==> inputs of fjord <==
## snack
module snack(
    input ps2_data,
    input ps2_clk,
    input clk,
    input [1:0] speed_mode,
    input rst_n,
    input key,
    output hsync,
    output vsync,
    output beep,
    output [3:0] vga_r,
    output [3:0] vga_g,
    output [3:0] vga_b
    );
Settings: LEC_CHECK=0, CAP_MARGIN=20, CELL_PAD_IN_SITES_DETAIL_PLACEMENT=1, CORE_MARGIN=2, CORE_UTILIZATION=53, CTS_CLUSTER_SIZE=97, PLACE_DENSITY_LB_ADDON=0.07, SLEW_MARGIN=20; clock period 6.76 ns.
run.sh (not shown) runs the stock make flow with config.mk's settings and CLKGATE_MAP_FILE=.
==> lagoon: changes against fjord <==
==> flow/config.mk (replaced) <==
export PLATFORM = sky130hd
export DESIGN_NAME = snack
export DESIGN_NICKNAME = snack
export VERILOG_FILES = /design/flow/design.v
export SDC_FILE = /design/flow/constraint.sdc
export NUM_CORES = 4
export LEC_CHECK = 0
export CAP_MARGIN = 20
export CORE_MARGIN = 2
export CORE_UTILIZATION = 72
export CTS_CLUSTER_SIZE = 10
export SETUP_SLACK_MARGIN = 1.69
export SLEW_MARGIN = 20
==> flow/constraint.sdc (replaced) <==
create_clock -name core_clock -period 5.7 [get_ports {clk}]
set_input_delay 1.1400 -clock core_clock [delete_from_list [all_inputs] [get_ports {clk}]]
set_output_delay 1.1400 -clock core_clock [all_outputs]
set_load 0.01 [all_outputs]
==> impl_summary.log <==
[flow] collecting metrics
INFO  metric power_per_cell_area = 202 mW/mm²
INFO  metric insertion_delay = 0.67 ns
INFO  metric run_status = complete, no violations
INFO  metric gpl_wtd_cong = 0.994
INFO  metric area_growth = 6.37%
INFO  metric top_power_group = sequential cells
INFO  metric fin_cells = 7497
Source of the figures above: lagoon

==> impl_summary.log <==
[flow] collecting metrics
INFO  metric run_status = complete, no violations
INFO  metric fillerInstances = 12304
INFO  metric insertion_delay = 0.68 ns
INFO  metric top_power_group = the clock network
INFO  metric reg2reg_depth = 15
INFO  metric power_per_cell_area = 177 mW/mm²
INFO  metric area_growth = 6.42%
INFO  metric fin_cells = 7868
Source of the figures above: fjord


========
==> 12-13 <==
Starting RTL as in the previous note.
==> flow/design.v (excerpt) <==
module snack(
    input ps2_data,
    input ps2_clk,
    input clk,
    input [1:0] speed_mode,
    input rst_n,
    input key,
    output hsync,
    output vsync,
    output beep,
    output [3:0] vga_r,
    output [3:0] vga_g,
    output [3:0] vga_b
    );
==> flow/config.mk <==
export PLATFORM = sky130hd
export DESIGN_NAME = snack
export DESIGN_NICKNAME = snack
export VERILOG_FILES = /design/flow/design.v
export SDC_FILE = /design/flow/constraint.sdc
export NUM_CORES = 4
export LEC_CHECK = 0
export ABC_AREA = 1
export CAP_MARGIN = 30
export CELL_PAD_IN_SITES_DETAIL_PLACEMENT = 0
export CELL_PAD_IN_SITES_GLOBAL_PLACEMENT = 0
export CORE_MARGIN = 2
export CORE_UTILIZATION = 72
export CTS_CLUSTER_DIAMETER = 74
export CTS_CLUSTER_SIZE = 14
export HOLD_SLACK_MARGIN = 0.29
export MIN_ROUTING_LAYER = met1
export PLACE_DENSITY_LB_ADDON = 0.03
export SETUP_SLACK_MARGIN = 1.38
export SLEW_MARGIN = 20
==> flow/constraint.sdc <==
create_clock -name core_clock -period 5.7 [get_ports {clk}]
set_input_delay 1.1400 -clock core_clock [delete_from_list [all_inputs] [get_ports {clk}]]
set_output_delay 1.1400 -clock core_clock [all_outputs]
set_load 0.01 [all_outputs]
==> 01-23 (differences from 12-13) <==
- CAP_MARGIN: 30 -> 40
- CELL_PAD_IN_SITES_DETAIL_PLACEMENT: 0 -> default
- CELL_PAD_IN_SITES_GLOBAL_PLACEMENT: 0 -> default
- CTS_CLUSTER_DIAMETER: 74 -> 312
- CTS_CLUSTER_SIZE: 14 -> 15
- MIN_ROUTING_LAYER: met1 -> default
- SETUP_SLACK_MARGIN: 1.38 -> -0.34
==> 10-18 (differences from 12-13) <==
- CAP_MARGIN: 30 -> 20
- CELL_PAD_IN_SITES_DETAIL_PLACEMENT: 0 -> default
- CELL_PAD_IN_SITES_GLOBAL_PLACEMENT: 0 -> default
- CTS_CLUSTER_DIAMETER: 74 -> default
- CTS_CLUSTER_SIZE: 14 -> 18
- MIN_ROUTING_LAYER: met1 -> default
- PLACE_DENSITY_LB_ADDON: 0.03 -> 0.19
- SETUP_SLACK_MARGIN: 1.38 -> 1.68
==> Changelog: implementation <==
## Flow update

- Status: complete, no violations
- Final setup skew: 0.0217 ns
- Multi-input logic portion of the cell area: 64.5%
- Antenna Cells: 0
- Worst VDD drop: 0.000318 V
- Achievable clock frequency: 280 MHz
- Post-layout instance area: 59300 µm²
- Levels on crit path: 23
- Routability congestion estimate: 1.03
- M3 GR Usage: 10.1%
- Number of cell instances on the worst register-to-register path: 23
- Largest net degree at the start of global routing: 156
- Final Cycle Share: 62.6%
the above is filed under 01-23

==> Changelog: implementation <==
## Flow update

- Status: complete, no violations
- Levels on crit path: 9
- Final setup skew: 0.0512 ns
- Worst VDD drop: 0.000271 V
- Multi-input logic portion of the cell area: 64.2%
- Number of cell instances on the worst register-to-register path: 9
- Achievable clock frequency: 279 MHz
- Routability congestion estimate: 1.03
- Clock network share of area: 2.92%
- Min cycle time layout: 3.58 ns
- Largest net degree at the start of global routing: 156
- Final Cycle Share: 62.8%
the above is filed under 12-13

==> Changelog: implementation <==
## Flow update

- Final Cycle Share: 63.6%
- M3 GR Usage: 10.4%
- Final setup skew: 0.0203 ns
- Antenna Cells: 2
- Levels on crit path: 17
- Number of cell instances on the worst register-to-register path: 17
- Largest net degree at the start of global routing: 204
- Post-layout instance area: 60100 µm²
- Routability congestion estimate: 1.02
- Status: complete, no violations
the above is filed under 10-18


========
==> inputs of run a <==
Starting RTL as in the previous note.
==> flow/design.v (excerpt) <==
module snack(
    input ps2_data,
    input ps2_clk,
    input clk,
    input [1:0] speed_mode,
    input rst_n,
    input key,
    output hsync,
    output vsync,
    output beep,
    output [3:0] vga_r,
    output [3:0] vga_g,
    output [3:0] vga_b
    );
==> flow/config.mk <==
export PLATFORM = sky130hd
export DESIGN_NAME = snack
export DESIGN_NICKNAME = snack
export VERILOG_FILES = /design/flow/design.v
export SDC_FILE = /design/flow/constraint.sdc
export NUM_CORES = 4
export LEC_CHECK = 0
export ABC_AREA = 1
export CAP_MARGIN = 20
export CORE_MARGIN = 2
export CORE_UTILIZATION = 72
export CTS_CLUSTER_DIAMETER = 317
export CTS_CLUSTER_SIZE = 18
export HOLD_SLACK_MARGIN = 0.29
export PLACE_DENSITY_LB_ADDON = 0.19
export SETUP_SLACK_MARGIN = -0.38
export SLEW_MARGIN = 20
==> flow/constraint.sdc <==
create_clock -name core_clock -period 5.7 [get_ports {clk}]
set_input_delay 1.1400 -clock core_clock [delete_from_list [all_inputs] [get_ports {clk}]]
set_output_delay 1.1400 -clock core_clock [all_outputs]
set_load 0.01 [all_outputs]
==> run b (differences from run a) <==
ABC_AREA = default   (was 1)
CTS_CLUSTER_DIAMETER = 74   (was 317)
CTS_CLUSTER_SIZE = 10   (was 18)
PLACE_DENSITY = 0.4   (was default)
PLACE_DENSITY_LB_ADDON = default   (was 0.19)
SETUP_SLACK_MARGIN = 1.69   (was -0.38)
==> run c (differences from run a) <==
ABC_AREA = default   (was 1)
CORE_UTILIZATION = 40   (was 72)
CTS_CLUSTER_DIAMETER = default   (was 317)
CTS_CLUSTER_SIZE = default   (was 18)
HOLD_SLACK_MARGIN = default   (was 0.29)
PLACE_DENSITY_LB_ADDON = default   (was 0.19)
SETUP_SLACK_MARGIN = default   (was -0.38)
==> flow/constraint.sdc (replaced) <==
create_clock -name core_clock -period 40.0 [get_ports {clk}]
set_input_delay 8.0000 -clock core_clock [delete_from_list [all_inputs] [get_ports {clk}]]
set_output_delay 8.0000 -clock core_clock [all_outputs]
set_load 0.01 [all_outputs]
==> impl_metrics.yaml <==
# synthesis and place-and-route metrics
status:
  status: "timing/DRC/antenna clean"
pwr:
  pg_clk_mw: 2.90
  p_switching_mw: 3.898
floorplan:
  chip_area_mm2: 0.08137
-- figures above: run a

==> impl_metrics.yaml <==
# synthesis and place-and-route metrics
pwr:
  pg_clk_mw: 0.710
  p_switching_mw: 0.5514
floorplan:
  chip_area_mm2: 0.1404
status:
  status: "timing/DRC/antenna clean"
-- figures above: run c

==> impl_metrics.yaml <==
# synthesis and place-and-route metrics
pwr:
  p_switching_mw: 3.876
  pg_clk_mw: 4.32
status:
  status: "timing/DRC/antenna clean"
floorplan:
  chip_area_mm2: 0.07859
-- figures above: run b


========
==> run R <==
Starting RTL as in the previous note.
==> flow/config.mk <==
export PLATFORM = sky130hd
export DESIGN_NAME = snack
export DESIGN_NICKNAME = snack
export VERILOG_FILES = /design/flow/design.v
export SDC_FILE = /design/flow/constraint.sdc
export NUM_CORES = 4
export LEC_CHECK = 0
export ABC_AREA = 1
export CAP_MARGIN = 0
export CELL_PAD_IN_SITES_DETAIL_PLACEMENT = 2
export CELL_PAD_IN_SITES_GLOBAL_PLACEMENT = 0
export CORE_MARGIN = 2
export CORE_UTILIZATION = 41
export CTS_CLUSTER_SIZE = 95
export GPL_ROUTABILITY_DRIVEN = 0
export HOLD_SLACK_MARGIN = -0.04
export MAX_ROUTING_LAYER = met4
export MIN_ROUTING_LAYER = met2
export PLACE_DENSITY_LB_ADDON = 0.3
export SETUP_SLACK_MARGIN = 0.85
export SLEW_MARGIN = 20
export TNS_END_PERCENT = 75
==> flow/constraint.sdc <==
create_clock -name core_clock -period 6.78 [get_ports {clk}]
set_input_delay 1.3560 -clock core_clock [delete_from_list [all_inputs] [get_ports {clk}]]
set_output_delay 1.3560 -clock core_clock [all_outputs]
set_load 0.01 [all_outputs]
==> inputs of run X, as changes to run R <==
ABC_AREA = not set   (was 1)
CAP_MARGIN = 20   (was 0)
CELL_PAD_IN_SITES_DETAIL_PLACEMENT = not set   (was 2)
CELL_PAD_IN_SITES_GLOBAL_PLACEMENT = not set   (was 0)
CORE_UTILIZATION = 65   (was 41)
CTS_CLUSTER_SIZE = not set   (was 95)
GPL_ROUTABILITY_DRIVEN = not set   (was 0)
HOLD_SLACK_MARGIN = not set   (was -0.04)
MIN_ROUTING_LAYER = met1   (was met2)
PLACE_DENSITY_LB_ADDON = not set   (was 0.3)
SETUP_SLACK_MARGIN = 5.0   (was 0.85)
TNS_END_PERCENT = not set   (was 75)
==> flow/constraint.sdc (replaced) <==
create_clock -name core_clock -period 40.0 [get_ports {clk}]
set_input_delay 8.0000 -clock core_clock [delete_from_list [all_inputs] [get_ports {clk}]]
set_output_delay 8.0000 -clock core_clock [all_outputs]
set_load 0.01 [all_outputs]
==> inputs of run G, as changes to run R <==
CELL_PAD_IN_SITES_DETAIL_PLACEMENT = not set   (was 2)
CELL_PAD_IN_SITES_GLOBAL_PLACEMENT = not set   (was 0)
CORE_UTILIZATION = 72   (was 41)
CTS_CLUSTER_DIAMETER = 232   (was not set)
CTS_CLUSTER_SIZE = not set   (was 95)
GPL_ROUTABILITY_DRIVEN = not set   (was 0)
HOLD_SLACK_MARGIN = 0.29   (was -0.04)
MAX_ROUTING_LAYER = not set   (was met4)
MIN_ROUTING_LAYER = not set   (was met2)
PLACE_DENSITY = 0.64   (was not set)
PLACE_DENSITY_LB_ADDON = not set   (was 0.3)
SETUP_SLACK_MARGIN = -0.92   (was 0.85)
SLEW_MARGIN = 40   (was 20)
TNS_END_PERCENT = not set   (was 75)
==> flow/constraint.sdc (replaced) <==
create_clock -name core_clock -period 15.4 [get_ports {clk}]
set_input_delay 3.0800 -clock core_clock [delete_from_list [all_inputs] [get_ports {clk}]]
set_output_delay 3.0800 -clock core_clock [all_outputs]
set_load 0.01 [all_outputs]
==> comparison table <==
	run R	run G	run X
Outcome	did not finish	complete, no violations	complete, no violations
Failing step	5_1_grt	-	-
Vert. Die Dim	377 um	285 um	295 um
Filler cells	-	6,131	7,004
Hold Path Origin	-	u1_snack_control.r_keycheck.key_cnt[1]$_DFF_PN0_	u1_snack_control.r_keycheck.key_cnt[1]$_DFF_PN0_
Comb power frac	-	0.245	0.199
Reported net switching power	-	1.58 mW	0.542 mW
Worst R2R Path Depth	-	13	12
Placement-stage worst setup slack	1920 ps	9240 ps	29,410 ps
Antenna diode count	-	1	2
Compound-Gate Fraction of Synth Area	0.118	0.118	0.129
Non-filler instance count after layout	-	8,688	7,609
Relative area of clock buffers and inverters in the final design	-	0.0416	0.0459
Hold EP	-	u1_snack_control.r_keycheck.key_cnt[2]$_DFF_PN0_	u1_snack_control.r_keycheck.key_cnt[2]$_DFF_PN0_
Overall power after layout	-	4.63 mW	1.73 mW
Die X-Extent	377 um	285 um	295 um
Type of element capturing the critical path	-	flip-flop	output pin
Area delta synth->final	-	5.72%	5.68%
Power and IR drop assume default switching activity.
